**flow/design.v**
```verilog
module spi_slave_interface #(
    parameter integer WIDTH = 16
)(
    input  logic clk,                
    input  logic rst,                
    input  logic sclk,              
    input  logic cs_n,              
    input  logic mosi,              
    output logic miso,              
    output logic wr_en,                             
    output logic [15:0] addr,                       
    output logic signed [WIDTH-1:0] wr_data,        
    input  logic signed [WIDTH-1:0] rd_data         
);
    typedef enum logic [1:0] {
        IDLE,
        SHIFT_IN,
        SHIFT_OUT
    } spi_state_t;
    spi_state_t state, next_state;
    logic [5:0] bit_count;
    logic [31:0] shift_reg;          
    logic [WIDTH-1:0] read_buffer;   
    logic [1:0] sclk_sync;
    logic sclk_rising, sclk_falling;
    always_ff @(posedge clk or posedge rst) begin
        if (rst) begin
            sclk_sync <= 2'b00;
        end else begin
            sclk_sync <= {sclk_sync[0], sclk};
        end
    end
    assign sclk_rising  = (sclk_sync == 2'b01);
    assign sclk_falling = (sclk_sync == 2'b10);
    always_ff @(posedge clk or posedge rst) begin
        if (rst) begin
            state <= IDLE;
        end else begin
            state <= next_state;
        end
    end
    always_comb begin
        next_state = state;
        case (state)
            IDLE: begin
                if (!cs_n) begin
                    next_state = SHIFT_IN;
                end
            end
            SHIFT_IN: begin
                if (bit_count == 6'd32) begin
                    next_state = SHIFT_OUT;
                end
            end
            SHIFT_OUT: begin
                if (cs_n) begin
                    next_state = IDLE;
                end
            end
            default: begin
                next_state = IDLE;
            end
        endcase
    end
    always_ff @(posedge clk or posedge rst) begin
        if (rst) begin
            shift_reg <= 32'd0;
            bit_count <= 6'd0;
        end else if (cs_n) begin
            shift_reg <= 32'd0;
            bit_count <= 6'd0;
        end else if (state == SHIFT_IN) begin
            if (sclk_rising) begin
                shift_reg <= {shift_reg[30:0], mosi};
                bit_count <= bit_count + 1;
            end
        end else if (state != SHIFT_IN) begin
            bit_count <= 6'd0;
        end
    end
    always_ff @(posedge clk or posedge rst) begin
        if (rst) begin
            wr_en   <= 1'b0;
            addr    <= 16'd0;
            wr_data <= '0;
        end else begin
            wr_en <= 1'b0;  
            if (state == SHIFT_IN && bit_count == 6'd32) begin
                addr    <= shift_reg[30:16];
                wr_data <= shift_reg[15:0];
                if (!shift_reg[31]) begin  
                    wr_en <= 1'b1;
                end
            end
        end
    end
    logic rd_pending;
    always_ff @(posedge clk or posedge rst) begin
        if (rst) begin
            rd_pending <= 1'b0;
        end else begin
            rd_pending <= (state == SHIFT_IN && bit_count == 6'd32 && shift_reg[31]);
        end
    end
    always_ff @(posedge clk or posedge rst) begin
        if (rst) begin
            read_buffer <= '0;
        end else begin
            if (rd_pending) begin
                read_buffer <= rd_data;
            end else if (state == SHIFT_OUT && sclk_falling) begin
                read_buffer <= {read_buffer[WIDTH-2:0], 1'b0};
            end
        end
    end
    always_ff @(posedge clk or posedge rst) begin
        if (rst) begin
            miso <= 1'b0;
        end else begin
            if (state == SHIFT_OUT && shift_reg[31]) begin
                miso <= read_buffer[WIDTH-1];
            end else begin
                miso <= 1'b0;
            end
        end
    end
endmodule
module parameter_register_file #(
    parameter integer WIDTH = 16,
    parameter integer NUM_NEURONS_LAYER_1 = 4,
    parameter integer NUM_NEURONS_LAYER_2 = 3
)(
    input  logic clk,
    input  logic rst,
    input  logic wr_en,
    input  logic [15:0] addr,
    input  logic signed [WIDTH-1:0] wr_data,
    output logic signed [WIDTH-1:0] rd_data,
    output logic signed [WIDTH-1:0] threshold,
    output logic signed [WIDTH-1:0] leak,
    output logic signed [WIDTH-1:0] reset_potential,
    output logic signed [WIDTH-1:0] refractory_cycles,
    output logic [NUM_NEURONS_LAYER_1-1:0][NUM_NEURONS_LAYER_2-1:0][WIDTH-1:0] synaptic_weights
);
    logic signed [WIDTH-1:0] threshold_reg, leak_reg, reset_reg, refractory_reg;
    logic [NUM_NEURONS_LAYER_1-1:0][NUM_NEURONS_LAYER_2-1:0][WIDTH-1:0] weight_mem;
    int w_idx, w_i, w_j;
    assign w_idx = addr - 16'h1000;
    assign w_i   = w_idx / NUM_NEURONS_LAYER_2;
    assign w_j   = w_idx % NUM_NEURONS_LAYER_2;
    always_ff @(posedge clk or posedge rst) begin
        if (rst) begin
            threshold_reg   <= 16'd1000;
            leak_reg        <= 16'd10;
            reset_reg       <= 16'd0;
            refractory_reg  <= 16'd10;
            for (int m = 0; m < NUM_NEURONS_LAYER_1; m++) begin
                for (int n = 0; n < NUM_NEURONS_LAYER_2; n++) begin
                    weight_mem[m][n] <= '0;
                end
            end
        end else if (wr_en) begin
            case (addr)
                16'h0000: threshold_reg  <= wr_data;
                16'h0001: leak_reg       <= wr_data;
                16'h0002: reset_reg      <= wr_data;
                16'h0003: refractory_reg <= wr_data;
                default: begin
                    if (addr >= 16'h1000 && addr < 16'h1000 + NUM_NEURONS_LAYER_1 * NUM_NEURONS_LAYER_2) begin
                        weight_mem[w_i][w_j] <= wr_data;
                    end
                end
            endcase
        end
    end
    always_comb begin
        case (addr)
            16'h0000: rd_data = threshold_reg;
            16'h0001: rd_data = leak_reg;
            16'h0002: rd_data = reset_reg;
            16'h0003: rd_data = refractory_reg;
            default: begin
                if (addr >= 16'h1000 && addr < 16'h1000 + NUM_NEURONS_LAYER_1 * NUM_NEURONS_LAYER_2) begin
                    rd_data = weight_mem[w_i][w_j];
                end else begin
                    rd_data = '0;
                end
            end
        endcase
    end
    assign threshold          = threshold_reg;
    assign leak               = leak_reg;
    assign reset_potential    = reset_reg;
    assign refractory_cycles  = refractory_reg;
    assign synaptic_weights   = weight_mem;
endmodule
module lif_neuron #(
    parameter integer WIDTH = 16
)(
    input  logic                      clk,
    input  logic                      rst,
    input  logic signed [WIDTH-1:0]   input_current,
    input  logic signed [WIDTH-1:0]   threshold,
    input  logic signed [WIDTH-1:0]   leak,
    input  logic signed [WIDTH-1:0]   reset_potential,
    input  logic signed [WIDTH-1:0]   refractory_cycles,
    output reg                        spike
);
    localparam signed [WIDTH-1:0] MAX_POTENTIAL = 2**(WIDTH-1) - 1;
    localparam signed [WIDTH-1:0] MIN_POTENTIAL = -(2**(WIDTH-1));
    logic signed [WIDTH-1:0] membrane_potential;
    logic [WIDTH-1:0] refractory_counter;
    logic in_refractory;
    logic signed [WIDTH:0] extended_sum;   
    logic signed [WIDTH-1:0] next_potential;
    logic spike_next;
    always_comb begin
        extended_sum = $signed(membrane_potential) + $signed(input_current) - $signed(leak);
        if (extended_sum > MAX_POTENTIAL)
            next_potential = MAX_POTENTIAL;
        else if (extended_sum < MIN_POTENTIAL)
            next_potential = MIN_POTENTIAL;
        else
            next_potential = extended_sum[WIDTH-1:0];
        spike_next = (!in_refractory && next_potential >= threshold);
    end
    always_ff @(posedge clk or posedge rst) begin
        if (rst) begin
            membrane_potential <= 0;
            spike <= 0;
            refractory_counter <= 0;
            in_refractory <= 0;
        end else begin
            spike <= 0;
            if (in_refractory) begin
                if (refractory_counter == 0)
                    in_refractory <= 0;
                else
                    refractory_counter <= refractory_counter - 1;
            end else begin
                if (spike_next) begin
                    spike <= 1;
                    membrane_potential <= reset_potential;
                    in_refractory <= 1;
                    refractory_counter <= refractory_cycles - 1;
                end else begin
                    membrane_potential <= next_potential;
                end
            end
        end
    end
endmodule
module fully_connected_neural_network #(
    parameter integer WIDTH = 16,
    parameter integer NUM_NEURONS_LAYER_1 = 4,
    parameter integer NUM_NEURONS_LAYER_2 = 3
)(
    input  logic clk,
    input  logic rst,
    input  logic signed [WIDTH-1:0] input_current,
    input  logic signed [WIDTH-1:0] threshold,
    input  logic signed [WIDTH-1:0] leak,
    input  logic signed [WIDTH-1:0] reset_potential,
    input  logic signed [WIDTH-1:0] refractory_cycles,
    input  logic [NUM_NEURONS_LAYER_1-1:0][NUM_NEURONS_LAYER_2-1:0][WIDTH-1:0] synaptic_weights,
    output logic [NUM_NEURONS_LAYER_2-1:0] spikes_layer_2
);
    logic spike_layer_1 [NUM_NEURONS_LAYER_1-1:0];
    logic signed [WIDTH-1:0] input_current_layer_2 [NUM_NEURONS_LAYER_2-1:0];
    logic spike_layer_2_int [NUM_NEURONS_LAYER_2-1:0];
    genvar i;
    generate
        for (i = 0; i < NUM_NEURONS_LAYER_1; i++) begin : layer_1_neurons
            lif_neuron #(
                .WIDTH(WIDTH)
            ) neuron_layer_1 (
                .clk(clk),
                .rst(rst),
                .input_current(input_current),
                .threshold(threshold),
                .leak(leak),
                .reset_potential(reset_potential),
                .refractory_cycles(refractory_cycles),
                .spike(spike_layer_1[i])
            );
        end
    endgenerate
    always_comb begin
        integer j, k;
        for (j = 0; j < NUM_NEURONS_LAYER_2; j++) begin
            input_current_layer_2[j] = 0;
            for (k = 0; k < NUM_NEURONS_LAYER_1; k++) begin
                if (spike_layer_1[k]) begin
                    input_current_layer_2[j] += synaptic_weights[k][j];
                end
            end
        end
    end
    generate
        for (i = 0; i < NUM_NEURONS_LAYER_2; i++) begin : layer_2_neurons
            lif_neuron #(
                .WIDTH(WIDTH)
            ) neuron_layer_2 (
                .clk(clk),
                .rst(rst),
                .input_current(input_current_layer_2[i]),
                .threshold(threshold),
                .leak(leak),
                .reset_potential(reset_potential),
                .refractory_cycles(refractory_cycles),
                .spike(spike_layer_2_int[i])
            );
        end
    endgenerate
    always_ff @(posedge clk or posedge rst) begin
        if (rst) begin
            spikes_layer_2 <= '0;
        end else begin
            for (int s = 0; s < NUM_NEURONS_LAYER_2; s++) begin
                spikes_layer_2[s] <= spike_layer_2_int[s];
            end
        end
    end
endmodule
module top #(
    parameter integer WIDTH = 16,
    parameter integer NUM_NEURONS_LAYER_1 = 4,
    parameter integer NUM_NEURONS_LAYER_2 = 3
)(
    input  logic clk,
    input  logic rst,
    input  logic sclk,
    input  logic cs_n,
    input  logic mosi,
    output logic miso,
    input  logic signed [WIDTH-1:0] input_current,
    output logic [NUM_NEURONS_LAYER_2-1:0] spikes
);
    logic wr_en;
    logic [15:0] addr;
    logic signed [WIDTH-1:0] wr_data;
    logic signed [WIDTH-1:0] rd_data;
    logic signed [WIDTH-1:0] threshold;
    logic signed [WIDTH-1:0] leak;
    logic signed [WIDTH-1:0] reset_potential;
    logic signed [WIDTH-1:0] refractory_cycles;
    logic [NUM_NEURONS_LAYER_1-1:0][NUM_NEURONS_LAYER_2-1:0][WIDTH-1:0] synaptic_weights;
    spi_slave_interface #(
        .WIDTH(WIDTH)
    ) spi_inst (
        .clk(clk),
        .rst(rst),
        .sclk(sclk),
        .cs_n(cs_n),
        .mosi(mosi),
        .miso(miso),
        .wr_en(wr_en),
        .addr(addr),
        .wr_data(wr_data),
        .rd_data(rd_data)
    );
    parameter_register_file #(
        .WIDTH(WIDTH),
        .NUM_NEURONS_LAYER_1(NUM_NEURONS_LAYER_1),
        .NUM_NEURONS_LAYER_2(NUM_NEURONS_LAYER_2)
    ) reg_file (
        .clk(clk),
        .rst(rst),
        .wr_en(wr_en),
        .addr(addr),
        .wr_data(wr_data),
        .rd_data(rd_data),
        .threshold(threshold),
        .leak(leak),
        .reset_potential(reset_potential),
        .refractory_cycles(refractory_cycles),
        .synaptic_weights(synaptic_weights)
    );
    fully_connected_neural_network #(
        .WIDTH(WIDTH),
        .NUM_NEURONS_LAYER_1(NUM_NEURONS_LAYER_1),
        .NUM_NEURONS_LAYER_2(NUM_NEURONS_LAYER_2)
    ) nn_inst (
        .clk(clk),
        .rst(rst),
        .input_current(input_current),
        .threshold(threshold),
        .leak(leak),
        .reset_potential(reset_potential),
        .refractory_cycles(refractory_cycles),
        .synaptic_weights(synaptic_weights),
        .spikes_layer_2(spikes)
    );
endmodule
```
**flow/run.sh**
```bash
#!/bin/bash
# the make line also repeats each setting of config.mk as NAME=value (left out here)
make -C /OpenROAD-flow-scripts/flow DESIGN_CONFIG=/design/flow/config.mk WORK_HOME=/design/flow/orfs CLKGATE_MAP_FILE= finish
```
**flow/config.mk**
```make
export PLATFORM = sky130hd
export DESIGN_NAME = top
export DESIGN_NICKNAME = top
export VERILOG_FILES = /design/flow/design.v
export SDC_FILE = /design/flow/constraint.sdc
export NUM_CORES = 4
export LEC_CHECK = 0
export CAP_MARGIN = 20
export CELL_PAD_IN_SITES_DETAIL_PLACEMENT = 2
export CORE_MARGIN = 2
export CORE_UTILIZATION = 43
export CTS_CLUSTER_DIAMETER = 181
export MIN_ROUTING_LAYER = met2
export PLACE_DENSITY_LB_ADDON = 0.16
export SETUP_SLACK_MARGIN = 1.43
export SLEW_MARGIN = 20
```
**flow/constraint.sdc**
```tcl
create_clock -name core_clock -period 7.54 [get_ports {clk}]
set_input_delay 1.5080 -clock core_clock [delete_from_list [all_inputs] [get_ports {clk}]]
set_output_delay 1.5080 -clock core_clock [all_outputs]
set_load 0.01 [all_outputs]
```
==> flow_summary_export.csv, run 1 <==
group,metric,value,unit
placement,place_area,62700,µm²
placement,io_buffers,24,
synth,yosysMostFrequentCell,"dfrtp_1",
synth,simple_gate_share,11.4,%
placement,hpwl,254000,µm
synth,yosys-top-cells-count,"dfrtp_1, inv_1, a21oi_1",
synth,compound_area_share,17.8,%
die,fp_util,43.2,%
die,core,119000,µm²
status,stop_stage,"clock tree synthesis",
die,dieWidth,350,µm
synth,synth_area,51600,µm²
synth,ys.flop_type,"dfrtp_1",
placement,dp_slack,-7.14,ns
synth,ys_sh_xor,6.20,%
die,io_pins,25,
synth,synthTopCellsByArea,"dfrtp_1, ha_1, mux2_2",
synth,yosysChipArea,51600,µm²
status,error,"[ERROR DPL-0033] detailed placement checks failed during check placement.",
placement,dp.cells,8229,
synth,synth_top_cell_by_area,"dfrtp_1",
synth,synth_seq_share,28.7,%
die,num_rows,127,
synth,yosysWarnings,8,
synth,syn-instance-count,5650,
status,outcome,"aborted with a tool error",
synth,top_cell_area_share,28.1,%
synth,synthArstFlopShare,100,%
die,die_height,350,µm
synth,fp_nets,6261,
die,chip_area,123000,µm²
synth,yosys.area_share.adder,16.1,%
synth,ys_ff,590,
synth,ys_cells,5650,
synth,synth-edff-count,0,
synth,ys_types,101,
synth,ys_top_logic_family,"AND-OR/OR-AND gates",
synth,avgSynthCellArea,9.13,µm²
placement,gp_congestion,0.941,
synth,mux_share,13.5,%
[stage by stage]
step | utilization [%]
floorplan | -
global placement | 52.4
detailed placement | 52.4
==> run 2: changes to the inputs <==
Settings changed: ABC_AREA set to 1, CELL_PAD_IN_SITES_DETAIL_PLACEMENT 2 to unset, CELL_PAD_IN_SITES_GLOBAL_PLACEMENT set to 2, CORE_ASPECT_RATIO set to 1.68, CORE_UTILIZATION 43 to 40, CTS_CLUSTER_DIAMETER 181 to unset, GPL_ROUTABILITY_DRIVEN set to 0, MIN_ROUTING_LAYER met2 to unset, PLACE_DENSITY_LB_ADDON 0.16 to 0.11, SETUP_SLACK_MARGIN 1.43 to unset.
Clock period 7.54 ns to 22.4 ns, I/O delays scaled along.
==> flow_summary_export.csv, run 2 <==
group,metric,value,unit
status,outcome,"finished clean",
synth,mux_share,0.215,%
critical_path,path_delay_family,"simple AND/OR/NAND/NOR gates",
die,dieWidth,280,µm
global_routing,grt-ovfl-total,0,
drt,wl,195000,µm
synth,synthTopCellsByArea,"dfrtp_1, ha_1, nand2_1",
global_routing,grt_pass1_wl,291000,µm
global_routing,antenna_found_initial,4,
worst_hold_path,hold_path.class,"reg2reg",
synth,ys_ff,590,
drt,vias,46700,
timing,rsz0062_at_grt,"no",
critical_path,crit_slowest_cell,"nand3_2",
synth,syn-instance-count,6987,
synth,yosysChipArea,51300,µm²
final_layout,ff_latch_area,14800,µm²
clocking,cts_max_path_buffers,3,
final_layout,final_area,55700,µm²
synth,ys_sh_xor,6.14,%
synth,ys_cells,6987,
final_layout,nNetsFinal,7524,
synth,synth_top_cell_by_area,"dfrtp_1",
clocking,clk_pin_slew,0.06,ns
critical_path,reg2reg_slack,8.60,ns
placement,io_buffers,24,
drt,wire_per_inst,22.7,µm
synth,ys_types,61,
clocking,h-tree-depth,3,
critical_path,critPathMaxStageDelay,0.76,ns
critical_path,critical_path_class,"reg2reg",
global_routing,grt_pass1_vias,47500,
worst_hold_path,hold_start,"nn_inst.layer_2_neurons[0].neuron_layer_2.spike",
critical_path,start_kind,"register",
critical_path,cp-endpoint,"reg_file.weight_mem[115]",
drt,drtIter0Drc,2396,
die,core,128000,µm²
drt,drc,0,
die,die_height,468,µm
placement,hpwl,152000,µm
drt,dr.pass1.iters,8,
die,io_pins,25,
timing,tns,0,ns
timing,setup_viol,0,
critical_path,r2r_cells,89,
clocking,cts_root_buffer,"clkbuf_16",
timing,fmax,72.5,MHz
critical_path,worstPathArrival,14.36,ns
die,num_rows,170,
synth,yosys-top-cells-count,"nand2_1, inv_1, o21ai_0",
synth,simple_gate_share,18.2,%
critical_path,cp_max_fo,37,
critical_path,path_buffers,10,
critical_path,crit_cells,89,
critical_path,r2r-end,"reg_file.weight_mem[115]",
timing,skew,0.0351,ns
timing,fin_crit,13.80,ns
drt,vias_per_cell,5.43,
synth,yosys.area_share.adder,16.2,%
clocking,post_cts_buffers,0,
timing,slew_headroom,28.5,%
clocking,tritoncts,"built",
run,maxCapViolations,0,
die,fp_util,40.2,%
clocking,clock-sinks,590,
final_layout,mi_logic_area,30800,µm²
timing,max_slew.worst_pin.slew,1.07,ns
timing,drv_slew,0,
synth,yosysMostFrequentCell,"nand2_1",
global_routing,grt_max_degree,130,
critical_path,worst_path_most_repeated_cell,"nand2_1",
synth,yosysWarnings,8,
synth,fp_nets,7598,
synth,ys_top_logic_family,"AND-OR/OR-AND gates",
synth,top_cell_area_share,28.2,%
synth,synthArstFlopShare,100,%
synth,compound_area_share,19.1,%
worst_hold_path,holdPathEnd,"nn_inst.spikes_layer_2[0]",
critical_path,startpoint,"spi_inst.addr[13]",
worst_hold_path,min_path_cells,0,
synth,ys.flop_type,"dfrtp_1",
synth,avgSynthCellArea,7.35,µm²
run,tool_warnings,35,
clocking,clock_latency,0.69,ns
timing,finalClockPeriodUsage,61.6,%
final_layout,area_delta_synth_final,8.44,%
global_routing,track_usage,29.8,%
clocking,cts_hold_buf,0,
clocking,numCtsBuffers,70,
synth,synth_seq_share,28.8,%
synth,synth-edff-count,0,
critical_path,r2r-start,"spi_inst.addr[13]",
die,chip_area,131000,µm²
synth,synth_area,51300,µm²
drt,drtAntennaViolNets,0,
placement,place_area,53200,µm²
critical_path,crit_path_end_kind,"register",
clocking,cts_resized,0,
critical_path,required,22.96,ns
timing,hold_viol_final,0,
final_layout,fill_cells,13400,
-- run 2: layout make-up --
type | count | share of cell area [%]
diodes | 1 | 0.00450
clock buffers | 96 | 3.58
clock inverters | 28 | 0.722
inverters | 1279 | 8.64
multi-input cells | 4878 | 55.4
flip-flops and latches | 590 | 26.6
well taps | 1634 | 3.67
repair buffers | 94 | 1.41
-- run 2: layer usage --
metal	vias to the layer above	global-route usage, %	routed length [µm]	part of all wire (%)
met5	-	0	29	0.015
met4	4	18.6	13800	7.1
met3	487	2.78	5680	2.9
met2	972	58.8	107000	55
met1	22500	29.4	68300	35
li1	22800	-	-	-
-- run 2: per-stage QoR --
stage | utilization [%] | worst slack [ns] | instances | hold WS [ns]
final | 43.6 | 8.60 | 8600 | 0.350
after CTS | 43.6 | 8.47 | 8598 | 0.351
after global routing | 43.6 | 6.85 | 8600 | 0.354
after floorplan | - | 1.43 | 6987 | 0.331
after detailed placement | 41.7 | 8.53 | 8474 | 0.336
after global placement | 41.7 | 8.81 | 8474 | 0.332
==> run 3: changes to the inputs <==
Settings changed: CAP_MARGIN 20 to 0, CELL_PAD_IN_SITES_GLOBAL_PLACEMENT 2 to unset, CORE_ASPECT_RATIO 1.68 to unset, CORE_UTILIZATION 40 to 71, CTS_CLUSTER_DIAMETER set to 196, GPL_ROUTABILITY_DRIVEN 0 to unset, PLACE_DENSITY set to 0.8, PLACE_DENSITY_LB_ADDON 0.11 to unset, SETUP_SLACK_MARGIN set to -0.48.
Clock period 22.4 ns to 8.96 ns, I/O delays scaled along.
==> flow_summary_export.csv, run 3 <==
group,metric,value,unit
clocking,clock-sinks,590,
synth,ys_sh_xor,6.14,%
status,outcome,"aborted with a tool error",
die,die_height,273,µm
synth,yosysChipArea,51300,µm²
die,num_rows,98,
synth,fp_nets,7598,
synth,synth_area,51300,µm²
synth,ys_top_logic_family,"AND-OR/OR-AND gates",
synth,yosysMostFrequentCell,"nand2_1",
synth,top_cell_area_share,28.2,%
placement,place_area,59100,µm²
synth,synth_seq_share,28.8,%
die,core,71500,µm²
synth,synthTopCellsByArea,"dfrtp_1, ha_1, nand2_1",
placement,gp_congestion,1.05,
synth,ys.flop_type,"dfrtp_1",
synth,synth_top_cell_by_area,"dfrtp_1",
die,chip_area,74400,µm²
synth,ys_cells,6987,
synth,avgSynthCellArea,7.35,µm²
status,stop_stage,"global routing",
synth,compound_area_share,19.1,%
synth,yosysWarnings,8,
clocking,h-tree-depth,3,
clocking,cts_root_buffer,"clkbuf_16",
placement,io_buffers,24,
synth,yosys.area_share.adder,16.2,%
synth,ys_ff,590,
synth,ys_types,61,
clocking,numCtsBuffers,70,
clocking,cts_max_path_buffers,3,
synth,syn-instance-count,6987,
synth,synthArstFlopShare,100,%
synth,simple_gate_share,18.2,%
die,dieWidth,273,µm
synth,mux_share,0.215,%
die,io_pins,25,
die,fp_util,71.8,%
synth,synth-edff-count,0,
synth,yosys-top-cells-count,"nand2_1, inv_1, o21ai_0",
placement,hpwl,132000,µm
## run 3: repair_timing
| item | CTS |
|---|---|
| gates resized | 87 |
| endpoints found under the setup margin | 294 |
| gates cloned | 7 |
| pin swaps | 48 |
| hold buffers | 0 |
| buffers inserted | 67 |
## run 3: through the flow
stage	hold slack, ns	instances	worst slack, ns
2_1_floorplan	0.331	6987	-1.55
3_3_place_gp	0.337	8601	-1.78
3_5_place_dp	0.341	8601	-2.29
4_1_cts	0.353	8800	-2.11
==> run 4: changes to the inputs <==
Settings changed: ABC_AREA 1 to unset, CAP_MARGIN 0 to 20, CORE_UTILIZATION 71 to 57, CTS_CLUSTER_DIAMETER 196 to unset, PLACE_DENSITY 0.8 to unset, SETUP_SLACK_MARGIN -0.48 to unset.
Clock period 8.96 ns to 13.5 ns, I/O delays scaled along.
==> flow_summary_export.csv, run 4 <==
group,metric,value,unit
status,outcome,"finished clean",
synth,simple_gate_share,11.4,%
timing,fmax,79.4,MHz
die,io_pins,25,
die,core,89900,µm²
worst_hold_path,hold_start,"nn_inst.layer_2_neurons[1].neuron_layer_2.spike",
critical_path,start_kind,"register",
synth,synth_seq_share,28.7,%
timing,final.setup.worst_slack,0.907,ns
die,fp_util,57.4,%
drt,drtAntennaViolNets,0,
critical_path,critPathMaxStageDelay,0.53,ns
synth,ys_sh_xor,6.20,%
synth,yosysWarnings,8,
synth,yosysChipArea,51600,µm²
critical_path,crit_cells,66,
placement,gp_congestion,0.909,
timing,hold_viol_final,0,
drt,wl,153000,µm
clocking,clock-sinks,590,
placement,dp_slack,0.181,ns
drt,vias_per_cell,6.08,
global_routing,grt_pass1_vias,40800,
critical_path,path_buffers,9,
synth,mux_share,13.5,%
critical_path,reg2reg_slack,0.91,ns
global_routing,grt-ovfl-total,0,
critical_path,cp-endpoint,"reg_file.weight_mem[155]",
drt,drtIter0Drc,3538,
critical_path,startpoint,"spi_inst.addr[1]",
synth,top_cell_area_share,28.1,%
synth,synth_area,51600,µm²
die,dieWidth,305,µm
clocking,h-tree-depth,3,
clocking,tritoncts,"built",
synth,synthTopCellsByArea,"dfrtp_1, ha_1, mux2_2",
synth,synth_top_cell_by_area,"dfrtp_1",
drt,wire_per_inst,22.2,µm
drt,drc,0,
placement,place_area,53500,µm²
synth,synth-edff-count,0,
critical_path,required,14.01,ns
run,tool_warnings,40,
timing,setup_viol,0,
synth,compound_area_share,17.8,%
synth,ys_types,101,
timing,finalClockPeriodUsage,93.3,%
critical_path,r2r-start,"spi_inst.addr[1]",
synth,yosys-top-cells-count,"dfrtp_1, inv_1, a21oi_1",
global_routing,grt_max_degree,130,
critical_path,path_delay_family,"AND-OR/OR-AND gates",
synth,ys_ff,590,
global_routing,track_usage,33.0,%
synth,avgSynthCellArea,9.13,µm²
drt,vias,41800,
timing,fin_crit,12.59,ns
clocking,clk_pin_slew,0.06,ns
final_layout,area_delta_synth_final,9.28,%
global_routing,grt_pass1_wl,239000,µm
timing,rsz0062_at_grt,"yes",
global_routing,antenna_found_initial,2,
die,die_height,305,µm
critical_path,r2r-end,"reg_file.weight_mem[155]",
die,chip_area,92900,µm²
critical_path,worstPathArrival,13.10,ns
critical_path,cp_max_fo,16,
synth,synthArstFlopShare,100,%
worst_hold_path,min_path_cells,0,
clocking,numCtsBuffers,72,
placement,io_buffers,24,
critical_path,r2r_cells,66,
die,num_rows,110,
worst_hold_path,hold_path.class,"reg2reg",
synth,ys_cells,5650,
run,maxCapViolations,0,
clocking,clock_latency,0.65,ns
final_layout,fill_cells,7728,
synth,yosysMostFrequentCell,"dfrtp_1",
critical_path,crit_path_end_kind,"register",
clocking,cts_max_path_buffers,3,
timing,skew,0.0256,ns
synth,syn-instance-count,5650,
timing,drv_slew,0,
critical_path,critical_path_class,"reg2reg",
synth,ys.flop_type,"dfrtp_1",
worst_hold_path,holdPathEnd,"nn_inst.spikes_layer_2[1]",
final_layout,ff_latch_area,14800,µm²
timing,max_slew.worst_pin.slew,1.17,ns
final_layout,nNetsFinal,6249,
final_layout,mi_logic_area,33800,µm²
drt,dr.pass1.iters,6,
final_layout,final_util,62.7,%
synth,ys_top_logic_family,"AND-OR/OR-AND gates",
synth,yosys.area_share.adder,16.1,%
critical_path,crit_slowest_cell,"or3b_2",
clocking,cts_root_buffer,"clkbuf_16",
timing,slew_headroom,21.7,%
final_layout,final_area,56400,µm²
synth,fp_nets,6261,
critical_path,worst_path_most_repeated_cell,"ha_1",
placement,hpwl,114000,µm
## run 4: per-layer routing
layer	GRT usage, %	part of all wire, %
met1	46.4	46
met3	5.15	6.0
met2	52.4	45
met4	10.2	3.3
met5	0	0.0085
## run 4: metrics by stage
step	TNS (ns)	hold WS (ns)	std cells
6_report	0	0.347	6873
5_1_grt	-17.70	0.365	6872
4_1_cts	0	0.350	6858
3_5_place_dp	0	0.336	6726
3_3_place_gp	0	0.335	6726
2_1_floorplan	0	0.331	5650
## run 4: area by class of cell
cell class | count | area share (%)
sequential | 590 | 26.2
clock buffer | 102 | 3.80
inverter | 573 | 3.82
multi-input combinational | 4226 | 60.0
clock inverter | 30 | 0.766
antenna | 1 | 0.00444
tap | 1176 | 2.61
timing repair buffer | 175 | 2.78
## run 4: what timing repair did
action | in CTS | in global routing
buffers inserted | 0 | 14
hold buffers | 0 | 0
endpoints found under the setup margin | 0 | 196
gates resized | 0 | 45
==> run 5: changes to the inputs <==
Settings changed: ABC_AREA set to 1, CAP_MARGIN 20 to 15, CELL_PAD_IN_SITES_GLOBAL_PLACEMENT set to 0, CORE_ASPECT_RATIO set to 0.9, CORE_UTILIZATION 57 to 72, CTS_CLUSTER_DIAMETER set to 234, PLACE_DENSITY_LB_ADDON set to 0.11, SETUP_SLACK_MARGIN set to 3.13, TNS_END_PERCENT set to 10.
Clock period 13.5 ns to 10.5 ns, I/O delays scaled along.
==> flow_summary_export.csv, run 5 <==
group,metric,value,unit
status,outcome,"finished with violations",
status,so_faults,"capacitance limit, setup timing",
critical_path,crit_path_end_kind,"register",
critical_path,r2r-end,"reg_file.weight_mem[147]",
final_layout,nNetsFinal,8025,
drt,drc,0,
critical_path,critical_path_class,"reg2reg",
worst_hold_path,hold_start,"nn_inst.layer_2_neurons[2].neuron_layer_2.spike",
die,core,70300,µm²
timing,skew,0.0599,ns
clocking,clock-sinks,590,
synth,compound_area_share,19.1,%
global_routing,antenna_found_initial,7,
synth,yosysWarnings,8,
worst_hold_path,hold_path.class,"reg2reg",
placement,hpwl,126000,µm
timing,hold_viol_final,0,
synth,avgSynthCellArea,7.35,µm²
drt,vias,56500,
global_routing,track_usage,49.2,%
global_routing,grt.busiest_layer,"met2",
global_routing,grt_max_degree,149,
worst_hold_path,holdPathEnd,"nn_inst.spikes_layer_2[2]",
final_layout,ff_latch_area,14800,µm²
critical_path,worstPathArrival,14.54,ns
synth,yosys.area_share.adder,16.2,%
timing,finalClockPeriodUsage,134,%
die,fp_util,73.0,%
critical_path,reg2reg_slack,-3.52,ns
global_routing,met3_usage,15.1,%
critical_path,path_delay_family,"simple AND/OR/NAND/NOR gates",
drt,wl,203000,µm
critical_path,start_kind,"register",
synth,fp_nets,7598,
synth,ys_cells,6987,
worst_hold_path,min_path_cells,0,
drt,drtAntennaViolNets,0,
global_routing,grt_pass1_vias,53000,
run,tool_warnings,45,
critical_path,r2r-start,"spi_inst.addr[13]",
clocking,cts_hold_buf,0,
synth,synth_area,51300,µm²
placement,gp_congestion,1.05,
critical_path,cp-endpoint,"reg_file.weight_mem[147]",
timing,fin_hold_ws,0.349,ns
die,num_rows,92,
die,dieWidth,285,µm
critical_path,r2r_cells,84,
clocking,numCtsBuffers,67,
synth,mux_share,0.215,%
final_layout,instances_no_fill,8412,
synth,yosys-top-cells-count,"nand2_1, inv_1, o21ai_0",
final_layout,mi_logic_area,33600,µm²
drt,drtIter0Drc,8980,
synth,synthArstFlopShare,100,%
clocking,h-tree-depth,3,
clocking,tritoncts,"built",
synth,ys_types,61,
timing,max_slew.worst_pin.slew,1.47,ns
synth,synth_seq_share,28.8,%
synth,yosysMostFrequentCell,"nand2_1",
timing,setup_viol,262,
drt,dr.pass1.iters,13,
critical_path,path_buffers,17,
synth,simple_gate_share,18.2,%
drt,vias_per_cell,6.72,
timing,rsz0062_at_grt,"yes",
synth,yosysChipArea,51300,µm²
clocking,clock_latency,0.68,ns
synth,synth-edff-count,0,
clocking,cts_root_buffer,"clkbuf_16",
global_routing,grt-ovfl-total,0,
global_routing,grt_pass1_wl,285000,µm
critical_path,crit_cells,84,
final_layout,area_delta_synth_final,20.7,%
synth,synth_top_cell_by_area,"dfrtp_1",
synth,syn-instance-count,6987,
drt,wire_per_inst,24.1,µm
final_layout,final_util,88.1,%
global_routing,grt_util_met2,74.8,%
critical_path,worst_path_most_repeated_cell,"nand2_1",
timing,fmax,71.3,MHz
critical_path,crit_slowest_cell,"a211oi_2",
placement,io_buffers,24,
synth,top_cell_area_share,28.2,%
placement,dp.cells,8164,
clocking,cts_max_path_buffers,3,
synth,ys_sh_xor,6.14,%
synth,synthTopCellsByArea,"dfrtp_1, ha_1, nand2_1",
synth,ys_top_logic_family,"AND-OR/OR-AND gates",
clocking,clk_pin_slew,0.07,ns
global_routing,grtUsageMet1,60.7,%
die,die_height,257,µm
timing,fin_crit,14.02,ns
critical_path,required,11.02,ns
timing,drv_slew,0,
critical_path,startpoint,"spi_inst.addr[13]",
die,chip_area,73400,µm²
synth,ys_ff,590,
run,maxCapViolations,1,
final_layout,fill_cells,3563,
die,io_pins,25,
critical_path,critPathMaxStageDelay,0.61,ns
synth,ys.flop_type,"dfrtp_1",
critical_path,cp_max_fo,8,
timing,final.setup.worst_slack,-3.52,ns
timing,slew_headroom,0.640,%
==> run 5: cell type report <==
type	instances	share of cell area, %
diodes	5	0.0202
clock buffers	91	3.08
clock inverters	31	0.671
inverters	1279	7.88
multi-input cells	4879	54.2
flip-flops and latches	590	23.9
well taps	940	1.90
repair buffers	597	8.36
==> run 5: timing repair <==
action | CTS | global route
gates resized | 377 | 476
pin swaps | 135 | 201
setup buffers | 78 | 31
endpoints found under the setup margin | 446 | 446
cloned | 7 | 4
==> run 5: metrics by stage <==
stage / TNS, ns / instance area [µm²] / setup WS [ns]
4_1_cts: -87.65 / 59900 / -0.567
3_3_place_gp: -64.08 / 55500 / -0.415
3_5_place_dp: -154.99 / 55500 / -0.900
5_1_grt: -743.00 / 61900 / -3.78
2_1_floorplan: -1.94 / 51500 / -0.0360
6_report: -664.27 / 61900 / -3.52
==> run 5: routing by layer <==
layer	vias to the layer above	part of all wire [%]
met5	-	0.10
met1	25900	34
met2	5000	41
li1	23800	-
met4	10	10
met3	1770	15
==> run 6: changes to the inputs <==
Settings changed: ABC_AREA 1 to unset, CAP_MARGIN 15 to 20, CELL_PAD_IN_SITES_GLOBAL_PLACEMENT 0 to unset, CORE_ASPECT_RATIO 0.9 to unset, CTS_CLUSTER_DIAMETER 234 to 93, PLACE_DENSITY_LB_ADDON 0.11 to 0.0, SETUP_SLACK_MARGIN 3.13 to 3.46, TNS_END_PERCENT 10 to unset.
Clock period 10.5 ns to 11.7 ns, I/O delays scaled along.
==> flow_summary_export.csv, run 6 <==
group,metric,value,unit
die,core,71200,µm²
synth,synth_top_cell_by_area,"dfrtp_1",
synth,ys_top_logic_family,"AND-OR/OR-AND gates",
clocking,cts_hold_buf,0,
synth,avgSynthCellArea,9.13,µm²
placement,dp_slack,-0.152,ns
synth,synth_area,51600,µm²
synth,ys_types,101,
timing,slew_headroom,11.0,%
timing,final.setup.worst_slack,-0.507,ns
synth,yosys.area_share.adder,16.1,%
worst_hold_path,min_path_cells,0,
worst_hold_path,hold_path.class,"reg2reg",
timing,skew,0.0594,ns
synth,compound_area_share,17.8,%
drt,wl,178000,µm
clocking,clock_latency,0.68,ns
drt,vias_per_cell,6.90,
final_layout,instances_no_fill,6918,
timing,finalClockPeriodUsage,104,%
clocking,cts_max_path_buffers,3,
die,chip_area,73800,µm²
global_routing,grt-ovfl-total,0,
clocking,clock-sinks,590,
die,dieWidth,272,µm
die,num_rows,98,
synth,ys.flop_type,"dfrtp_1",
critical_path,critPathMaxStageDelay,0.52,ns
critical_path,r2r_cells,67,
synth,ys_sh_xor,6.20,%
drt,drc,0,
critical_path,crit_slowest_cell,"fa_1",
clocking,clk_pin_slew,0.06,ns
synth,fp_nets,6261,
timing,drv_slew,0,
drt,drtAntennaViolNets,0,
synth,syn-instance-count,5650,
drt,vias,47800,
critical_path,worst_path_most_repeated_cell,"a21oi_1",
die,fp_util,72.4,%
final_layout,final_area,60500,µm²
critical_path,r2r-start,"nn_inst.layer_1_neurons[0].neuron_layer_1.spike",
clocking,tritoncts,"built",
run,tool_warnings,44,
timing,fin_hold_ws,0.373,ns
placement,io_buffers,24,
final_layout,nNetsFinal,6523,
synth,yosysChipArea,51600,µm²
placement,hpwl,113000,µm
critical_path,start_kind,"register",
critical_path,worstPathArrival,12.77,ns
drt,wire_per_inst,25.7,µm
critical_path,startpoint,"nn_inst.layer_1_neurons[0].neuron_layer_1.spike",
worst_hold_path,hold_start,"nn_inst.layer_2_neurons[0].neuron_layer_2.spike",
final_layout,final_util,85.0,%
critical_path,reg2reg_slack,-0.51,ns
synth,mux_share,13.5,%
timing,rsz0062_at_grt,"yes",
global_routing,grt_max_degree,134,
critical_path,path_delay_family,"AND-OR/OR-AND gates",
drt,drtIter0Drc,5764,
clocking,numCtsBuffers,71,
die,die_height,272,µm
timing,setup_viol,226,
synth,yosysWarnings,8,
clocking,cts_root_buffer,"clkbuf_16",
final_layout,area_delta_synth_final,17.4,%
global_routing,track_usage,43.4,%
critical_path,crit_path_end_kind,"register",
synth,synth-edff-count,0,
status,so_faults,"setup timing",
placement,gp_congestion,0.979,
timing,hold_viol_final,0,
synth,synth_seq_share,28.7,%
clocking,h-tree-depth,3,
timing,tns,-49.26,ns
global_routing,antenna_found_initial,8,
critical_path,critical_path_class,"reg2reg",
synth,ys_cells,5650,
synth,simple_gate_share,11.4,%
timing,fin_crit,12.21,ns
synth,ys_ff,590,
global_routing,grt_pass1_wl,252000,µm
drt,dr.pass1.iters,9,
worst_hold_path,holdPathEnd,"nn_inst.spikes_layer_2[0]",
synth,synthArstFlopShare,100,%
critical_path,crit_cells,67,
die,io_pins,25,
status,outcome,"finished with violations",
critical_path,cp_max_fo,28,
synth,top_cell_area_share,28.1,%
synth,synthTopCellsByArea,"dfrtp_1, ha_1, mux2_2",
synth,yosysMostFrequentCell,"dfrtp_1",
timing,max_slew.worst_pin.slew,1.33,ns
timing,fmax,81.9,MHz
synth,yosys-top-cells-count,"dfrtp_1, inv_1, a21oi_1",
critical_path,path_buffers,12,
final_layout,fill_cells,3817,
critical_path,required,12.26,ns
global_routing,grt_pass1_vias,46100,
placement,place_area,54800,µm²
placement,dp.cells,6668,
run,maxCapViolations,0,
run 6: per-layer routing:
metal  track usage (%)  routed length [µm]  share of wire [%]
met2              69.3               78700                 44
met3              9.92               21500                 12
met5                 0                  38              0.021
met1              54.5               62600                 35
met4              25.2               15200                8.5
run 6: final cells by class:
class | count | area [µm²] | area share (%)
well taps | 950 | 1190 | 1.96
clock buffers | 100 | 2080 | 3.43
repair buffers | 450 | 4040 | 6.67
flip-flops and latches | 590 | 14800 | 24.4
diodes | 3 | 7.51 | 0.0124
multi-input cells | 4226 | 35900 | 59.3
clock inverters | 26 | 353 | 0.583
inverters | 573 | 2170 | 3.59
run 6: timing repair:
item / in CTS / in global routing
setup endpoints to repair: 446 / 446
cloned: 4 / 7
gates resized: 249 / 295
pin swaps: 80 / 112
buffers inserted: 58 / 52
==> run 7: changes to the inputs <==
Settings changed: CTS_CLUSTER_DIAMETER 93 to unset, PLACE_DENSITY_LB_ADDON 0.0 to unset, SETUP_SLACK_MARGIN 3.46 to -0.76.
==> flow_summary_export.csv, run 7 <==
group,metric,value,unit
drt,drtAntennaViolNets,0,
drt,wl,155000,µm
timing,fin_crit,12.28,ns
synth,yosysMostFrequentCell,"dfrtp_1",
synth,ys_top_logic_family,"AND-OR/OR-AND gates",
synth,synthTopCellsByArea,"dfrtp_1, ha_1, mux2_2",
synth,yosysChipArea,51600,µm²
drt,vias,44900,
critical_path,required,12.27,ns
run,tool_warnings,38,
critical_path,cp_max_fo,17,
final_layout,final_util,81.0,%
final_layout,instances_no_fill,6868,
timing,max_slew.worst_pin.slew,1.22,ns
critical_path,reg2reg_slack,-0.58,ns
run,maxCapViolations,0,
placement,dp.cells,6731,
global_routing,grt-ovfl-total,0,
die,dieWidth,272,µm
critical_path,r2r_cells,57,
synth,synthArstFlopShare,100,%
synth,fp_nets,6261,
placement,hpwl,114000,µm
worst_hold_path,min_path_cells,0,
drt,dr.pass1.iters,7,
drt,drc,0,
die,core,71200,µm²
synth,ys_ff,590,
timing,slew_headroom,18.4,%
clocking,h-tree-depth,3,
critical_path,r2r-start,"nn_inst.layer_1_neurons[0].neuron_layer_1.spike",
synth,compound_area_share,17.8,%
global_routing,track_usage,41.9,%
synth,avgSynthCellArea,9.13,µm²
critical_path,worstPathArrival,12.85,ns
drt,wire_per_inst,22.6,µm
timing,rsz0062_at_grt,"yes",
timing,skew,0.0669,ns
synth,top_cell_area_share,28.1,%
worst_hold_path,hold_start,"nn_inst.layer_2_neurons[0].neuron_layer_2.spike",
global_routing,antenna_found_initial,6,
synth,synth_top_cell_by_area,"dfrtp_1",
synth,yosysWarnings,8,
critical_path,critical_path_class,"reg2reg",
drt,vias_per_cell,6.54,
die,fp_util,72.4,%
critical_path,start_kind,"register",
timing,fmax,81.4,MHz
synth,syn-instance-count,5650,
synth,ys_cells,5650,
synth,ys_types,101,
die,die_height,272,µm
clocking,clk_pin_slew,0.06,ns
final_layout,final_area,57700,µm²
placement,io_buffers,24,
critical_path,path_delay_family,"AND-OR/OR-AND gates",
synth,ys.flop_type,"dfrtp_1",
synth,simple_gate_share,11.4,%
synth,synth_area,51600,µm²
placement,place_area,55000,µm²
synth,synth_seq_share,28.7,%
timing,hold_viol_final,0,
synth,yosys-top-cells-count,"dfrtp_1, inv_1, a21oi_1",
clocking,cts_hold_buf,0,
timing,tns,-105.17,ns
synth,synth-edff-count,0,
clocking,cts_root_buffer,"clkbuf_16",
clocking,clock_latency,0.67,ns
die,io_pins,25,
timing,fin_hold_ws,0.354,ns
die,num_rows,98,
critical_path,crit_cells,57,
timing,final.setup.worst_slack,-0.582,ns
placement,gp_congestion,0.955,
timing,drv_slew,0,
timing,finalClockPeriodUsage,105,%
critical_path,crit_path_end_kind,"register",
global_routing,grt_max_degree,77,
synth,mux_share,13.5,%
final_layout,nNetsFinal,6474,
worst_hold_path,holdPathEnd,"nn_inst.spikes_layer_2[0]",
status,outcome,"finished with violations",
status,so_faults,"setup timing",
timing,setup_viol,278,
placement,dp_slack,-0.905,ns
final_layout,area_delta_synth_final,11.9,%
clocking,cts_max_path_buffers,3,
drt,drtIter0Drc,4323,
clocking,numCtsBuffers,69,
critical_path,worst_path_most_repeated_cell,"a21oi_1",
die,chip_area,73800,µm²
synth,ys_sh_xor,6.20,%
critical_path,path_buffers,4,
synth,yosys.area_share.adder,16.1,%
clocking,clock-sinks,590,
critical_path,startpoint,"nn_inst.layer_1_neurons[0].neuron_layer_1.spike",
global_routing,grt_pass1_vias,44800,
worst_hold_path,hold_path.class,"reg2reg",
clocking,tritoncts,"built",
global_routing,grt_pass1_wl,243000,µm
critical_path,crit_slowest_cell,"fa_1",
critical_path,critPathMaxStageDelay,0.57,ns
-- run 7: final cells by class --
| class | instances | area (µm²) |
|---|---|---|
| antenna | 2 | 5.00 |
| clock buffer | 96 | 1930 |
| clock inverter | 28 | 449 |
| fill | 4580 | 13500 |
| inverter | 573 | 2150 |
| multi-input combinational | 4226 | 33900 |
| sequential | 590 | 14800 |
| tap | 950 | 1190 |
| timing repair buffer | 403 | 3300 |
-- run 7: per-layer routing --
metal / GRT usage (%) / vias to the layer above / share of wire, %
met5: 0 / - / 0
met4: 23.9 / 0 / 6.5
met3: 7.59 / 558 / 9.0
met2: 66.1 / 2188 / 45
met1: 54.4 / 21800 / 39
li1: - / 20300 / -
-- run 7: timing repair --
item,CTS,global route
resized,9,51
setup endpoints to repair,192,262
pin swaps,0,19
buffers inserted,0,10
==> run 8: changes to the inputs <==
Settings changed: CORE_UTILIZATION 72 to 65, SETUP_SLACK_MARGIN -0.76 to 2.84.
Clock period 11.7 ns to 10.4 ns, I/O delays scaled along.
==> flow_summary_export.csv, run 8 <==
group,metric,value,unit
synth,synth_seq_share,28.7,%
synth,simple_gate_share,11.4,%
timing,max_slew.worst_pin.slew,1.29,ns
global_routing,track_usage,38.5,%
synth,synth_area,51600,µm²
critical_path,reg2reg_slack,-1.69,ns
status,so_faults,"setup timing",
timing,fin_crit,12.09,ns
timing,setup_viol,259,
status,outcome,"finished with violations",
critical_path,start_kind,"register",
drt,vias_per_cell,6.39,
synth,ys_cells,5650,
critical_path,crit_path_end_kind,"register",
synth,compound_area_share,17.8,%
critical_path,crit_slowest_cell,"a221o_1",
critical_path,worstPathArrival,12.61,ns
die,num_rows,103,
drt,wl,174000,µm
critical_path,worst_path_most_repeated_cell,"a21oi_2",
critical_path,cp_max_fo,8,
critical_path,path_buffers,12,
worst_hold_path,holdPathEnd,"nn_inst.spikes_layer_2[1]",
global_routing,grt_pass1_vias,44900,
drt,drtAntennaViolNets,0,
clocking,clock-sinks,590,
placement,io_buffers,24,
final_layout,final_util,82.8,%
synth,yosysMostFrequentCell,"dfrtp_1",
synth,synthArstFlopShare,100,%
critical_path,critPathMaxStageDelay,0.46,ns
synth,synth-edff-count,0,
placement,dp_slack,-1.66,ns
synth,yosys.area_share.adder,16.1,%
critical_path,critical_path_class,"reg2reg",
drt,drtIter0Drc,3987,
clocking,cts_root_buffer,"clkbuf_16",
synth,mux_share,13.5,%
synth,ys_sh_xor,6.20,%
clocking,h-tree-depth,3,
global_routing,antenna_found_initial,2,
die,dieWidth,286,µm
synth,syn-instance-count,5650,
timing,drv_slew,0,
die,io_pins,25,
worst_hold_path,min_path_cells,0,
synth,yosysChipArea,51600,µm²
critical_path,required,10.92,ns
synth,synth_top_cell_by_area,"dfrtp_1",
run,tool_warnings,45,
critical_path,r2r_cells,66,
clocking,cts_max_path_buffers,3,
global_routing,grt-ovfl-total,0,
drt,dr.pass1.iters,6,
placement,hpwl,118000,µm
timing,fmax,82.7,MHz
final_layout,final_area,65200,µm²
clocking,numCtsBuffers,70,
critical_path,r2r-end,"reg_file.weight_mem[113]",
drt,wire_per_inst,23.5,µm
drt,drc,0,
drt,vias,47500,
final_layout,nNetsFinal,6948,
synth,ys.flop_type,"dfrtp_1",
timing,finalClockPeriodUsage,116,%
die,chip_area,81600,µm²
timing,hold_viol_final,0,
synth,ys_top_logic_family,"AND-OR/OR-AND gates",
synth,ys_ff,590,
timing,final.setup.worst_slack,-1.69,ns
timing,skew,0.0393,ns
synth,ys_types,101,
final_layout,area_delta_synth_final,26.4,%
critical_path,cp-endpoint,"reg_file.weight_mem[113]",
synth,avgSynthCellArea,9.13,µm²
synth,synthTopCellsByArea,"dfrtp_1, ha_1, mux2_2",
worst_hold_path,hold_path.class,"reg2reg",
worst_hold_path,hold_start,"nn_inst.layer_2_neurons[1].neuron_layer_2.spike",
placement,gp_congestion,0.936,
critical_path,r2r-start,"spi_inst.addr[0]",
clocking,tritoncts,"built",
synth,yosys-top-cells-count,"dfrtp_1, inv_1, a21oi_1",
synth,top_cell_area_share,28.1,%
die,fp_util,65.5,%
critical_path,path_delay_family,"AND-OR/OR-AND gates",
die,core,78700,µm²
placement,place_area,57800,µm²
synth,yosysWarnings,8,
global_routing,grt_pass1_wl,247000,µm
run,maxCapViolations,0,
critical_path,crit_cells,66,
timing,slew_headroom,14.1,%
synth,fp_nets,6261,
clocking,clock_latency,0.64,ns
global_routing,grt_max_degree,158,
critical_path,startpoint,"spi_inst.addr[0]",
die,die_height,286,µm
timing,rsz0062_at_grt,"yes",
clocking,clk_pin_slew,0.07,ns
## run 8: timing repair
item	4_1_cts	5_1_grt
resized	109	796
hold buffers	0	0
gates cloned	2	16
setup endpoints to repair	446	446
buffers inserted	30	115
pin swaps	16	390
## run 8: layer usage
layer / up-vias / share of wire, % / track usage, %
li1: 21300 / - / -
met1: 23200 / 39 / 51.2
met2: 2328 / 46 / 61.0
met3: 697 / 8.6 / 6.46
met4: 2 / 6.5 / 19.2
met5: - / 0.0080 / 0
## run 8: area by class of cell
type,count,area (µm²)
Multi-Input combinational cell,4230,37100
Tap cell,1050,1310
Clock buffer,107,2130
Clock inverter,14,233
Antenna cell,1,2.50
Fill cell,4678,13600
Timing Repair Buffer,872,7430
Inverter,573,2190
Sequential cell,590,14800
## run 8: stage by stage
stage | hold slack, ns | std cells | setup TNS, ns
2_1_floorplan | 0.331 | 5650 | -205.95
3_3_place_gp | 0.332 | 7152 | -313.81
3_5_place_dp | 0.360 | 7152 | -374.44
4_1_cts | 0.375 | 7305 | -309.43
5_1_grt | 0.379 | 7436 | -463.38
6_report | 0.368 | 7437 | -316.57
==> run 9: changes to the inputs <==
Settings changed: CORE_UTILIZATION 65 to 40, SETUP_SLACK_MARGIN 2.84 to 0.93.
Clock period 10.4 ns to 13.4 ns, I/O delays scaled along.
==> flow_summary_export.csv, run 9 <==
group,metric,value,unit
status,outcome,"finished clean",
synth,ys.flop_type,"dfrtp_1",
synth,ys_cells,5650,
synth,syn-instance-count,5650,
run,tool_warnings,41,
synth,synthTopCellsByArea,"dfrtp_1, ha_1, mux2_2",
synth,ys_types,101,
drt,dr.pass1.iters,6,
drt,drc,0,
final_layout,nNetsFinal,6315,
timing,skew,0.0358,ns
synth,compound_area_share,17.8,%
worst_hold_path,hold_path.class,"reg2reg",
global_routing,antenna_found_initial,2,
global_routing,track_usage,21.8,%
critical_path,start_kind,"register",
critical_path,path_buffers,11,
clocking,cts_hold_buf,0,
critical_path,path_delay_family,"AND-OR/OR-AND gates",
timing,rsz0062_at_grt,"yes",
synth,synth-edff-count,0,
synth,synth_area,51600,µm²
critical_path,cp_max_fo,8,
run,maxCapViolations,0,
timing,fin_crit,12.24,ns
drt,vias,41500,
synth,top_cell_area_share,28.1,%
drt,vias_per_cell,5.60,
timing,hold_viol_final,0,
worst_hold_path,hold_start,"nn_inst.layer_2_neurons[2].neuron_layer_2.spike",
drt,wire_per_inst,19.6,µm
die,num_rows,131,
global_routing,grt_pass1_vias,40600,
clocking,numCtsBuffers,73,
die,core,128000,µm²
synth,mux_share,13.5,%
synth,avgSynthCellArea,9.13,µm²
timing,final.setup.worst_slack,1.16,ns
clocking,clock_latency,0.68,ns
synth,yosysMostFrequentCell,"dfrtp_1",
clocking,h-tree-depth,3,
timing,setup_viol,0,
critical_path,r2r-end,"reg_file.weight_mem[94]",
synth,fp_nets,6261,
drt,drtAntennaViolNets,0,
critical_path,crit_cells,68,
critical_path,critical_path_class,"reg2reg",
critical_path,worstPathArrival,12.78,ns
clocking,tritoncts,"built",
critical_path,cp-endpoint,"reg_file.weight_mem[94]",
critical_path,reg2reg_slack,1.16,ns
critical_path,r2r_cells,68,
placement,gp_congestion,0.867,
synth,synth_seq_share,28.7,%
synth,synth_top_cell_by_area,"dfrtp_1",
final_layout,area_delta_synth_final,13.3,%
synth,synthArstFlopShare,100,%
timing,slew_headroom,23.5,%
clocking,cts_root_buffer,"clkbuf_16",
critical_path,required,13.94,ns
worst_hold_path,min_path_cells,0,
final_layout,fill_cells,12200,
synth,yosys-top-cells-count,"dfrtp_1, inv_1, a21oi_1",
synth,simple_gate_share,11.4,%
worst_hold_path,holdPathEnd,"nn_inst.spikes_layer_2[2]",
die,io_pins,25,
critical_path,critPathMaxStageDelay,0.55,ns
timing,fmax,81.7,MHz
synth,yosysChipArea,51600,µm²
synth,ys_sh_xor,6.20,%
global_routing,grt_max_degree,155,
critical_path,r2r-start,"spi_inst.addr[7]",
global_routing,grt-ovfl-total,0,
global_routing,grt_pass1_wl,227000,µm
die,dieWidth,363,µm
die,fp_util,40.3,%
placement,hpwl,109000,µm
clocking,cts_max_path_buffers,3,
critical_path,crit_path_end_kind,"register",
placement,dp_slack,0.0432,ns
clocking,clk_pin_slew,0.06,ns
timing,max_slew.worst_pin.slew,1.14,ns
drt,drtIter0Drc,2686,
timing,fin_hold_ws,0.347,ns
synth,ys_ff,590,
clocking,clock-sinks,590,
critical_path,startpoint,"spi_inst.addr[7]",
die,die_height,363,µm
timing,finalClockPeriodUsage,91.3,%
critical_path,crit_slowest_cell,"or4_4",
synth,yosys.area_share.adder,16.1,%
placement,io_buffers,24,
timing,tns,0,ns
synth,ys_top_logic_family,"AND-OR/OR-AND gates",
synth,yosysWarnings,8,
drt,wl,146000,µm
timing,drv_slew,0,
die,chip_area,132000,µm²
[run 9: layout make-up]
cell class / instances / area [µm²] / area share, %
multi-input cells: 4227 / 34700 / 59.3
flip-flops and latches: 590 / 14800 / 25.3
repair buffers: 239 / 2230 / 3.81
inverters: 573 / 2160 / 3.70
clock buffers: 102 / 2120 / 3.62
well taps: 1662 / 2080 / 3.56
clock inverters: 28 / 375 / 0.642
diodes: 3 / 7.51 / 0.0128
[run 9: timing repair]
| item | CTS | global route |
|---|---|---|
| buffers inserted | 36 | 64 |
| gates resized | 73 | 175 |
| pin swaps | 16 | 110 |
| endpoints found under the setup margin | 192 | 278 |
| gates cloned | 3 | 2 |
[run 9: layer usage]
layer | part of all wire, % | global-route usage (%)
met1 | 48 | 31.2
met2 | 44 | 33.4
met3 | 5.8 | 4.17
met4 | 2.6 | 6.07
met5 | 0 | 0
[run 9: stage by stage]
step / std cells / utilization, % / instance area, µm²
after global routing: 7422 / 45.7 / 58400
after global placement: 7185 / 42.1 / 53900
after detailed placement: 7185 / 42.1 / 53900
after floorplan: 5650 / - / 51600
after CTS: 7354 / 44.7 / 57100
final: 7424 / 45.7 / 58400
==> run 10: changes to the inputs <==
Settings changed: CORE_UTILIZATION 40 to 58, MAX_ROUTING_LAYER set to met4, SETUP_SLACK_MARGIN 0.93 to 1.75.
Clock period 13.4 ns to 13.0 ns, I/O delays scaled along.
==> flow_summary_export.csv, run 10 <==
group,metric,value,unit
status,outcome,"finished clean",
timing,drv_slew,0,
die,dieWidth,302,µm
global_routing,grt_pass1_wl,242000,µm
critical_path,startpoint,"spi_inst.addr[13]",
timing,fin_hold_ws,0.346,ns
critical_path,r2r_cells,65,
timing,hold_viol_final,0,
synth,ys_cells,5650,
clocking,clock_latency,0.68,ns
placement,hpwl,114000,µm
synth,synthArstFlopShare,100,%
drt,wl,160000,µm
critical_path,reg2reg_slack,1.02,ns
timing,max_slew.worst_pin.slew,1.26,ns
global_routing,track_usage,35.7,%
drt,vias,42700,
critical_path,critPathMaxStageDelay,0.75,ns
synth,ys_top_logic_family,"AND-OR/OR-AND gates",
worst_hold_path,hold_path.class,"reg2reg",
synth,synth-edff-count,0,
synth,synth_seq_share,28.7,%
die,io_pins,25,
drt,wire_per_inst,22.9,µm
critical_path,required,13.54,ns
clocking,clock-sinks,590,
timing,setup_viol,0,
drt,vias_per_cell,6.10,
synth,syn-instance-count,5650,
drt,drtAntennaViolNets,0,
timing,fin_crit,11.98,ns
final_layout,nNetsFinal,6389,
critical_path,r2r-end,"reg_file.weight_mem[22]",
placement,io_buffers,24,
synth,ys.flop_type,"dfrtp_1",
critical_path,crit_cells,65,
clocking,tritoncts,"built",
timing,fmax,83.5,MHz
synth,yosysMostFrequentCell,"dfrtp_1",
clocking,numCtsBuffers,73,
synth,ys_sh_xor,6.20,%
synth,compound_area_share,17.8,%
worst_hold_path,hold_start,"nn_inst.layer_2_neurons[1].neuron_layer_2.spike",
drt,dr.pass1.iters,5,
synth,mux_share,13.5,%
die,fp_util,58.5,%
synth,avgSynthCellArea,9.13,µm²
critical_path,start_kind,"register",
critical_path,worst_path_most_repeated_cell,"o21ai_2",
timing,slew_headroom,15.8,%
synth,yosysWarnings,8,
synth,fp_nets,6261,
synth,synth_top_cell_by_area,"dfrtp_1",
drt,drc,0,
die,die_height,302,µm
run,maxCapViolations,0,
clocking,h-tree-depth,3,
final_layout,area_delta_synth_final,15.2,%
placement,gp_congestion,0.941,
die,chip_area,91300,µm²
synth,yosys-top-cells-count,"dfrtp_1, inv_1, a21oi_1",
critical_path,cp-endpoint,"reg_file.weight_mem[22]",
worst_hold_path,holdPathEnd,"nn_inst.spikes_layer_2[1]",
synth,yosys.area_share.adder,16.1,%
synth,yosysChipArea,51600,µm²
critical_path,critical_path_class,"reg2reg",
timing,finalClockPeriodUsage,92.1,%
global_routing,grt-ovfl-total,0,
clocking,cts_max_path_buffers,3,
critical_path,crit_slowest_cell,"xor2_1",
clocking,clk_pin_slew,0.06,ns
critical_path,crit_path_end_kind,"register",
critical_path,worstPathArrival,12.51,ns
critical_path,r2r-start,"spi_inst.addr[13]",
global_routing,grt_pass1_vias,41400,
synth,ys_types,101,
worst_hold_path,min_path_cells,0,
timing,tns,0,ns
critical_path,path_buffers,13,
final_layout,final_area,59400,µm²
synth,synth_area,51600,µm²
timing,skew,0.0306,ns
clocking,cts_root_buffer,"clkbuf_16",
synth,simple_gate_share,11.4,%
critical_path,cp_max_fo,39,
drt,drtIter0Drc,3316,
run,tool_warnings,48,
die,core,88200,µm²
timing,rsz0062_at_grt,"yes",
global_routing,grt_max_degree,165,
global_routing,antenna_found_initial,2,
synth,ys_ff,590,
die,num_rows,109,
critical_path,path_delay_family,"AND-OR/OR-AND gates",
synth,synthTopCellsByArea,"dfrtp_1, ha_1, mux2_2",
placement,place_area,53500,µm²
synth,top_cell_area_share,28.1,%
run 10: layout make-up:
cell class	instances	area [µm²]
Antenna cell	1	2.50
Clock buffer	106	2140
Clock inverter	26	362
Fill cell	7142	28800
Inverter	573	2190
Multi-Input combinational cell	4229	35500
Sequential cell	590	14800
Tap cell	1165	1460
Timing Repair Buffer	311	2990
run 10: through the flow:
step	setup WS [ns]	cells	utilization [%]
2_1_floorplan	1.34	5650	-
3_3_place_gp	0.370	6684	60.6
3_5_place_dp	0.232	6684	60.6
4_1_cts	1.18	6922	65.1
5_1_grt	0.469	7000	67.3
6_report	1.02	7001	67.3
run 10: timing repair:
item,4_1_cts,5_1_grt
pin swaps,65,96
gates cloned,3,13
hold buffers,0,0
resized,145,287
buffers inserted,103,65
endpoints found under the setup margin,304,316
endpoints found under the hold margin,0,0
run 10: per-layer routing:
| layer | vias up | track usage (%) | wire, µm |
|---|---|---|---|
| met5 | - | - | 0 |
| met4 | 0 | 11.3 | 5860 |
| met3 | 263 | 5.46 | 10400 |
| met2 | 1281 | 55.0 | 73000 |
| met1 | 21000 | 48.3 | 70800 |
| li1 | 20200 | - | - |
